==> inputs of 04-20 <==
==> flow/design.v (excerpt) <==
module path_math
    (input [11:0] location,  
     input [11:0] target,  
     input [4:0] current_orientation,  
     input clock,
     input enable,
     input reset,
     output reg done,
	  output reg [4:0] needed_orientation,  
     output reg [11:0] move_command);
==> flow/config.mk <==
export PLATFORM = sky130hd
export DESIGN_NAME = path_math
export DESIGN_NICKNAME = path_math
export VERILOG_FILES = /design/flow/design.v
export SDC_FILE = /design/flow/constraint.sdc
export NUM_CORES = 4
export LEC_CHECK = 0
export CAP_MARGIN = 15
export CORE_MARGIN = 2
export CORE_UTILIZATION = 71
export SLEW_MARGIN = 20
==> flow/constraint.sdc <==
create_clock -name core_clock -period 7.68 [get_ports {clock}]
set_input_delay 1.5360 -clock core_clock [delete_from_list [all_inputs] [get_ports {clock}]]
set_output_delay 1.5360 -clock core_clock [all_outputs]
set_load 0.01 [all_outputs]
run.sh (not shown) runs the stock make flow with config.mk's settings and CLKGATE_MAP_FILE=.
==> 09-25 (differences from 04-20) <==
ABC_AREA = 1   (was unset)
CAP_MARGIN = 20   (was 15)
CORE_MARGIN = 9   (was 2)
CORE_UTILIZATION = 63   (was 71)
CTS_CLUSTER_SIZE = 16   (was unset)
GPL_TIMING_DRIVEN = 0   (was unset)
HOLD_SLACK_MARGIN = 0.06   (was unset)
==> flow/constraint.sdc (replaced) <==
create_clock -name core_clock -period 12.0 [get_ports {clock}]
set_input_delay 2.4000 -clock core_clock [delete_from_list [all_inputs] [get_ports {clock}]]
set_output_delay 2.4000 -clock core_clock [all_outputs]
set_load 0.01 [all_outputs]
==> CHANGELOG.md <==
### Metrics

- Status: complete, but fails checks
- Failing Checks: setup timing
- DR top layer: met4
- Setup Viol. Count Final: 24
- Top-area cell share: 0.2401
- Setup WS post-layout: -1.220 ns
- Rel. slew slack: 0.3011
That was 04-20.
==> CHANGELOG.md <==
### Metrics

- Status: no timing/DRC/antenna violations
- Rel. slew slack: 0.2581
- Top-area cell share: 0.2246
- DR top layer: met5
- Setup Viol. Count Final: 0
That was 09-25.

==> sierra: inputs <==
Starting RTL as in the previous note.
## path_math
module path_math
    (input [11:0] location,  
     input [11:0] target,  
     input [4:0] current_orientation,  
     input clock,
     input enable,
     input reset,
     output reg done,
	  output reg [4:0] needed_orientation,  
     output reg [11:0] move_command);
export LEC_CHECK = 0
export ABC_AREA = 1
export CAP_MARGIN = 15
export CORE_MARGIN = 2
export CORE_UTILIZATION = 71
export CTS_CLUSTER_SIZE = 76
export SETUP_SLACK_MARGIN = 0.18
export SLEW_MARGIN = 20
create_clock -name core_clock -period 7.68 [get_ports {clock}]
==> inputs of raven, as changes to sierra <==
--- a/flow/config.mk
+++ b/flow/config.mk
@@ -7,8 +7,6 @@
 export LEC_CHECK = 0
 export ABC_AREA = 1
-export CAP_MARGIN = 15
+export CAP_MARGIN = 20
 export CORE_MARGIN = 2
-export CORE_UTILIZATION = 71
-export CTS_CLUSTER_SIZE = 76
-export SETUP_SLACK_MARGIN = 0.18
+export CORE_UTILIZATION = 65
 export SLEW_MARGIN = 20
==> flow/constraint.sdc (replaced) <==
create_clock -name core_clock -period 8.41 [get_ports {clock}]
set_input_delay 1.6820 -clock core_clock [delete_from_list [all_inputs] [get_ports {clock}]]
set_output_delay 1.6820 -clock core_clock [all_outputs]
set_load 0.01 [all_outputs]
==> inputs of cedar, as changes to sierra <==
==> flow/config.mk (replaced) <==
export PLATFORM = sky130hd
export DESIGN_NAME = path_math
export DESIGN_NICKNAME = path_math
export VERILOG_FILES = /design/flow/design.v
export SDC_FILE = /design/flow/constraint.sdc
export NUM_CORES = 4
export LEC_CHECK = 0
export CAP_MARGIN = 20
export CORE_MARGIN = 2
export CORE_UTILIZATION = 40
export SLEW_MARGIN = 20
==> flow/constraint.sdc (replaced) <==
create_clock -name core_clock -period 12.0 [get_ports {clock}]
set_input_delay 2.4000 -clock core_clock [delete_from_list [all_inputs] [get_ports {clock}]]
set_output_delay 2.4000 -clock core_clock [all_outputs]
set_load 0.01 [all_outputs]
==> summary of the runs <==
sierra finished but failed the layout checks on setup timing. raven completed with no timing, DRC or antenna violations. cedar completed without violations.
Of sierra and raven, sierra has the higher wire length (gap 30%, measured against raven).
Cell count: raven is lower than sierra (1.0%).
In raven the cell area is lower than in sierra, by about 3.5%.
Core utilization, highest first: sierra, raven, cedar.
Setup slack: cedar > raven > sierra.
Clock skew: raven < cedar < sierra.
Sequential share of layout area: cedar > raven > sierra.
Between raven and cedar, the lower synthesized cell count is in cedar (gap about 28%, measured against cedar).

==> inputs of run D <==
Starting RTL as in the previous note.
Design path_math, start of the top module:
module path_math
    (input [11:0] location,  
     input [11:0] target,  
     input [4:0] current_orientation,  
     input clock,
     input enable,
     input reset,
     output reg done,
	  output reg [4:0] needed_orientation,  
     output reg [11:0] move_command);  
	parameter DEG360 = 5'h18;
	parameter DEG180 = 5'h0C;
	reg [3:0] state;
	parameter IDLE 			 			= 4'h0;
	parameter NEEDED_ORIENTATION_1	= 4'h1;
	parameter ONE_CYCLE_DELAY_1		= 4'h2;
	parameter NEEDED_ORIENTATION_2	= 4'h3;
	parameter ONE_CYCLE_DELAY_2		= 4'h4;
	parameter PTC_AND_ANGLE 			= 4'h5;
	parameter DELTAS						= 4'h6;
	parameter ABS_DELTA_QUAD 			= 4'h7;
   parameter ORIENT_BASE_ANGLE		= 4'h8;
	parameter ABS_DY_DIV_SIN			= 4'h9;
	parameter REPORT			 			= 4'hF;
	reg orientation_helper_enable;
   wire [4:0] orientation_t;
	wire orientation_done;
   orientation_math om (.r_theta_original(location),.r_theta_final(target),.orientation(orientation_t),
                        .enable(orientation_helper_enable),.done(orientation_done),.reset(reset),.clock(clock));
   reg [4:0] angle;
	reg signed [8:0] x_location;
	reg signed [8:0] y_location;
	reg signed [8:0] x_target;
	reg signed [8:0] y_target;
	wire signed [8:0] x_location_t;
	wire signed [8:0] y_location_t;
	wire signed [8:0] x_target_t;
	wire signed [8:0] y_target_t;
	polar_to_cartesian ptc_original (.r_theta(location),.x_value(x_location_t),.y_value(y_location_t));
  ...
Settings: LEC_CHECK=0, CAP_MARGIN=15, CORE_ASPECT_RATIO=0.9, CORE_MARGIN=2, CORE_UTILIZATION=72, CTS_CLUSTER_SIZE=31, SETUP_SLACK_MARGIN=-0.74, SLEW_MARGIN=40; clock period 7.31 ns.
==> run K: changes against run D <==
- SETUP_SLACK_MARGIN: -0.74 -> -0.62
==> flow/constraint.sdc (replaced) <==
create_clock -name core_clock -period 6.1 [get_ports {clock}]
set_input_delay 1.2200 -clock core_clock [delete_from_list [all_inputs] [get_ports {clock}]]
set_output_delay 1.2200 -clock core_clock [all_outputs]
set_load 0.01 [all_outputs]
==> run H: changes against run D <==
- CAP_MARGIN: 15 -> 20
- CORE_ASPECT_RATIO: 0.9 -> unset
- CORE_UTILIZATION: 72 -> 11
- CTS_CLUSTER_SIZE: 31 -> unset
- SETUP_SLACK_MARGIN: -0.74 -> unset
- SLEW_MARGIN: 40 -> 20
==> flow/constraint.sdc (replaced) <==
create_clock -name core_clock -period 12.8 [get_ports {clock}]
set_input_delay 2.5600 -clock core_clock [delete_from_list [all_inputs] [get_ports {clock}]]
set_output_delay 2.5600 -clock core_clock [all_outputs]
set_load 0.01 [all_outputs]
==> reports/metrics.cfg <==
[status]
outcome=complete, but fails checks
violatedChecks=negative setup slack

[drt]
dr_wl_met2_mm=53.9
post_drt_via_cell_ratio=6.09

[cts]
worstSkewPairLatency_ps=580
post-cts-setup-buffer-count=33
cts_resized=222

[finish]
nonClkBufAreaFrac_pct=8.58

[timing]
setup-violations-final=24
worst_slack_ps=-1220

[floorplanning]
fp_util_pct=73.1
rows=82

[worst_setup_path]
rr_worst_depth=17
cp_slowest_stage_delay_ps=570

Source of the figures above: run D

==> reports/metrics.cfg <==
[status]
violatedChecks=negative setup slack
outcome=complete, but fails checks

[timing]
worst_slack_ps=-3610
setup-violations-final=45

[cts]
cts_resized=265

[floorplanning]
rows=82

[drt]
dr_wl_met2_mm=61.1
post_drt_via_cell_ratio=6.52

[worst_setup_path]
rr_worst_depth=14
cp_slowest_stage_delay_ps=900

Source of the figures above: run K

==> reports/metrics.cfg <==
[status]
outcome=no timing/DRC/antenna violations

[drt]
post_drt_via_cell_ratio=3.20
dr_wl_met2_mm=50.6

[worst_setup_path]
cp_slowest_stage_delay_ps=820

[cts]
cts_resized=0
worstSkewPairLatency_ps=560
post-cts-setup-buffer-count=0

[floorplanning]
fp_util_pct=11.1
rows=223

[finish]
nonClkBufAreaFrac_pct=1.74

[timing]
worst_slack_ps=1530

Source of the figures above: run H


==> inputs of run a <==
Starting RTL as in the previous note.
Settings: LEC_CHECK=0, CAP_MARGIN=20, CELL_PAD_IN_SITES_GLOBAL_PLACEMENT=2, CORE_MARGIN=2, CORE_UTILIZATION=49, GPL_ROUTABILITY_DRIVEN=1, GPL_TIMING_DRIVEN=1, PLACE_DENSITY_LB_ADDON=0.01, SETUP_SLACK_MARGIN=1.7, SLEW_MARGIN=20; clock period 8.39 ns.
==> run b: changes against run a <==
Settings changed: CAP_MARGIN 20 to 15, CELL_PAD_IN_SITES_GLOBAL_PLACEMENT 2 to not set, CORE_UTILIZATION 49 to 72, CTS_CLUSTER_DIAMETER set to 256, GPL_ROUTABILITY_DRIVEN 1 to not set, GPL_TIMING_DRIVEN 1 to not set, HOLD_SLACK_MARGIN set to -0.07, PLACE_DENSITY_LB_ADDON 0.01 to not set, SETUP_SLACK_MARGIN 1.7 to -0.73, SLEW_MARGIN 20 to 40.
==> flow/constraint.sdc (replaced) <==
create_clock -name core_clock -period 7.29 [get_ports {clock}]
set_input_delay 1.4580 -clock core_clock [delete_from_list [all_inputs] [get_ports {clock}]]
set_output_delay 1.4580 -clock core_clock [all_outputs]
set_load 0.01 [all_outputs]
==> run c: changes against run a <==
Settings changed: ABC_AREA set to 1, CELL_PAD_IN_SITES_DETAIL_PLACEMENT set to 0, CELL_PAD_IN_SITES_GLOBAL_PLACEMENT 2 to not set, CORE_ASPECT_RATIO set to 1.07, CORE_UTILIZATION 49 to 72, CTS_CLUSTER_DIAMETER set to 328, CTS_CLUSTER_SIZE set to 13, GPL_ROUTABILITY_DRIVEN 1 to 0, MAX_ROUTING_LAYER set to met4, PLACE_DENSITY_LB_ADDON 0.01 to 0.09, SETUP_SLACK_MARGIN 1.7 to -0.43, SLEW_MARGIN 20 to 35, TNS_END_PERCENT set to 80.
==> flow/constraint.sdc (replaced) <==
create_clock -name core_clock -period 6.98 [get_ports {clock}]
set_input_delay 1.3960 -clock core_clock [delete_from_list [all_inputs] [get_ports {clock}]]
set_output_delay 1.3960 -clock core_clock [all_outputs]
set_load 0.01 [all_outputs]
==> results <==
quantity	run c	run a	run b
Number of inserted filler cells in the final layout	-	7144	2952
Die Span X	241.9 um	292.6 um	242.1 um
Detailed-route via count	-	31690	34500
Status	aborted with a tool error	finished with violations	finished with violations
Stage where the flow stopped	global routing (5_1_grt)	-	-
Violated checks	-	setup timing	setup timing
Antenna-violating nets left	-	0	0
Number of vias per cell	-	5.258	6.105
Fraction of the yosys area taken by sequential cells	16.96%	18.13%	18.13%
Cell type taking the most area	-	multi-input combinational cells	multi-input combinational cells
Clock tree buffer count of the final layout	-	44	35
Hold WC Path Type	-	register to register	register to register
Post-synthesis share of cell area spent on and-or and or-and gates	10.12%	13.17%	13.17%
Setup CP Type	-	primary input to register	primary input to register
Placement row count	93	105	87
Hold Fails Final Rpt	-	0	0
Length of the first detailed-routing pass in iterations	-	6	8
Post-synthesis cell count from yosys	5616	4378	4378
RePlAce Congestion	-	0.9458	1.034
Number of cells in the design after placement	6925	5841	5566
Startpoint of the worst hold path	-	state[0]$_DFF_P_	state[0]$_DFF_P_

==> job 5049: inputs <==
path_math again, from the RTL that the note above started with.
export LEC_CHECK = 0
export CAP_MARGIN = 15
export CORE_MARGIN = 2
export CORE_UTILIZATION = 72
export CTS_CLUSTER_DIAMETER = 256
export SETUP_SLACK_MARGIN = -0.73
export SLEW_MARGIN = 40
create_clock -name core_clock -period 7.29 [get_ports {clock}]
==> job 3888 (differences from job 5049) <==
==> flow/config.mk (replaced) <==
export PLATFORM = sky130hd
export DESIGN_NAME = path_math
export DESIGN_NICKNAME = path_math
export VERILOG_FILES = /design/flow/design.v
export SDC_FILE = /design/flow/constraint.sdc
export NUM_CORES = 4
export LEC_CHECK = 0
export ABC_AREA = 1
export CAP_MARGIN = 20
export CELL_PAD_IN_SITES_DETAIL_PLACEMENT = 0
export CORE_ASPECT_RATIO = 1.07
export CORE_MARGIN = 2
export CORE_UTILIZATION = 16
export CTS_CLUSTER_DIAMETER = 328
export GPL_ROUTABILITY_DRIVEN = 0
export GPL_TIMING_DRIVEN = 1
export MAX_ROUTING_LAYER = met4
export PLACE_DENSITY_LB_ADDON = 0.27
export SETUP_SLACK_MARGIN = -0.87
export SLEW_MARGIN = 35
export TNS_END_PERCENT = 15
==> flow/constraint.sdc (replaced) <==
create_clock -name core_clock -period 10.1 [get_ports {clock}]
set_input_delay 2.0200 -clock core_clock [delete_from_list [all_inputs] [get_ports {clock}]]
set_output_delay 2.0200 -clock core_clock [all_outputs]
set_load 0.01 [all_outputs]
==> summary.txt <==
run results: outcome=complete, no violations, setup TNS=0 ns, tap cell count=around 3,600, Placed Area=between 40,000 and 50,000 um^2, Data arrival, critical path=9.90 ns, Die Span X=509 um, First-pass DRT Iterations=6, Chip Area, Yosys=about 44,000 um^2
(the above is from job 3888)
==> summary.txt <==
run results: outcome=finished with violations, Blocking Checks=negative setup slack, First-pass DRT Iterations=8, Placed Area=about 46,000 um^2, Chip Area, Yosys=approximately 41,000 um^2, Die Span X=approximately 240 um, tap cell count=756, Data arrival, critical path=8.89 ns, setup TNS=-23.15 ns, count of final setup violators=24, final worst slack=-1.28 ns
(the above is from job 5049)

==> yarrow <==
Starting RTL as in the previous note.
==> flow/config.mk <==
export PLATFORM = sky130hd
export DESIGN_NAME = path_math
export DESIGN_NICKNAME = path_math
export VERILOG_FILES = /design/flow/design.v
export SDC_FILE = /design/flow/constraint.sdc
export NUM_CORES = 4
export LEC_CHECK = 0
export CAP_MARGIN = 10
export CORE_MARGIN = 2
export CORE_UTILIZATION = 72
export CTS_CLUSTER_SIZE = 32
export MAX_ROUTING_LAYER = met4
export SETUP_SLACK_MARGIN = 0.76
export SLEW_MARGIN = 20
==> flow/constraint.sdc <==
create_clock -name core_clock -period 7.75 [get_ports {clock}]
set_input_delay 1.5500 -clock core_clock [delete_from_list [all_inputs] [get_ports {clock}]]
set_output_delay 1.5500 -clock core_clock [all_outputs]
set_load 0.01 [all_outputs]
==> inputs of onyx, as changes to yarrow <==
==> flow/config.mk (replaced) <==
export PLATFORM = sky130hd
export DESIGN_NAME = path_math
export DESIGN_NICKNAME = path_math
export VERILOG_FILES = /design/flow/design.v
export SDC_FILE = /design/flow/constraint.sdc
export NUM_CORES = 4
export LEC_CHECK = 0
export ABC_AREA = 1
export CAP_MARGIN = 20
export CELL_PAD_IN_SITES_DETAIL_PLACEMENT = 0
export CORE_ASPECT_RATIO = 1.07
export CORE_MARGIN = 2
export CORE_UTILIZATION = 70
export CTS_CLUSTER_DIAMETER = 328
export CTS_CLUSTER_SIZE = 13
export GPL_ROUTABILITY_DRIVEN = 0
export GPL_TIMING_DRIVEN = 1
export MAX_ROUTING_LAYER = met4
export PLACE_DENSITY_LB_ADDON = 0.09
export SETUP_SLACK_MARGIN = -0.43
export SLEW_MARGIN = 35
export TNS_END_PERCENT = 15
==> flow/constraint.sdc (replaced) <==
create_clock -name core_clock -period 8.4 [get_ports {clock}]
set_input_delay 1.6800 -clock core_clock [delete_from_list [all_inputs] [get_ports {clock}]]
set_output_delay 1.6800 -clock core_clock [all_outputs]
set_load 0.01 [all_outputs]
==> inputs of willow, as changes to yarrow <==
==> flow/config.mk (replaced) <==
export PLATFORM = sky130hd
export DESIGN_NAME = path_math
export DESIGN_NICKNAME = path_math
export VERILOG_FILES = /design/flow/design.v
export SDC_FILE = /design/flow/constraint.sdc
export NUM_CORES = 4
export LEC_CHECK = 0
export CAP_MARGIN = 20
export CORE_MARGIN = 2
export CORE_UTILIZATION = 40
export CTS_CLUSTER_SIZE = 16
export GPL_TIMING_DRIVEN = 0
export HOLD_SLACK_MARGIN = 0.06
export SLEW_MARGIN = 20
==> flow/constraint.sdc (replaced) <==
create_clock -name core_clock -period 12.0 [get_ports {clock}]
set_input_delay 2.4000 -clock core_clock [delete_from_list [all_inputs] [get_ports {clock}]]
set_output_delay 2.4000 -clock core_clock [all_outputs]
set_load 0.01 [all_outputs]
==> inputs of lagoon, as changes to yarrow <==
==> flow/config.mk (replaced) <==
export PLATFORM = sky130hd
export DESIGN_NAME = path_math
export DESIGN_NICKNAME = path_math
export VERILOG_FILES = /design/flow/design.v
export SDC_FILE = /design/flow/constraint.sdc
export NUM_CORES = 4
export LEC_CHECK = 0
export CAP_MARGIN = 20
export CORE_MARGIN = 2
export CORE_UTILIZATION = 72
export MAX_ROUTING_LAYER = met4
export SLEW_MARGIN = 20
==> flow/constraint.sdc (replaced) <==
create_clock -name core_clock -period 7.36 [get_ports {clock}]
set_input_delay 1.4720 -clock core_clock [delete_from_list [all_inputs] [get_ports {clock}]]
set_output_delay 1.4720 -clock core_clock [all_outputs]
set_load 0.01 [all_outputs]
==> results <==
quantity	willow	onyx	yarrow	lagoon
Status	no timing/DRC/antenna violations	complete, but fails checks	complete, but fails checks	complete, but fails checks
Reasons for failing layout checks	-	negative setup slack	negative setup slack	negative setup slack
Total cell area reported by yosys after synthesis	40810 µm²	43610 µm²	40810 µm²	40810 µm²
Synthesized area per cell	9.321 µm²	7.765 µm²	9.321 µm²	9.321 µm²
Detailed placer's ending HPWL	86810 µm	98210 µm	87890 µm	90230 µm
Mean number of vias per cell	5.165	5.663	6.204	6.258
Post-synthesis cell count from yosys	4378	5616	4378	4378
Met3 track demand over resource in global routing	1.553%	4.208%	5.317%	7.489%
Actual transition at the worst max-transition pin	1.125 ns	0.8750 ns	1.054 ns	1.134 ns
Number of optimization iterations in the first detailed-route pass	8	9	10	8
FILL cells	9966	4310	2863	2798
Largest fanout of any net on the critical path	14	4	6	6
Logic cell area	29810 µm²	31380 µm²	31690 µm²	31680 µm²
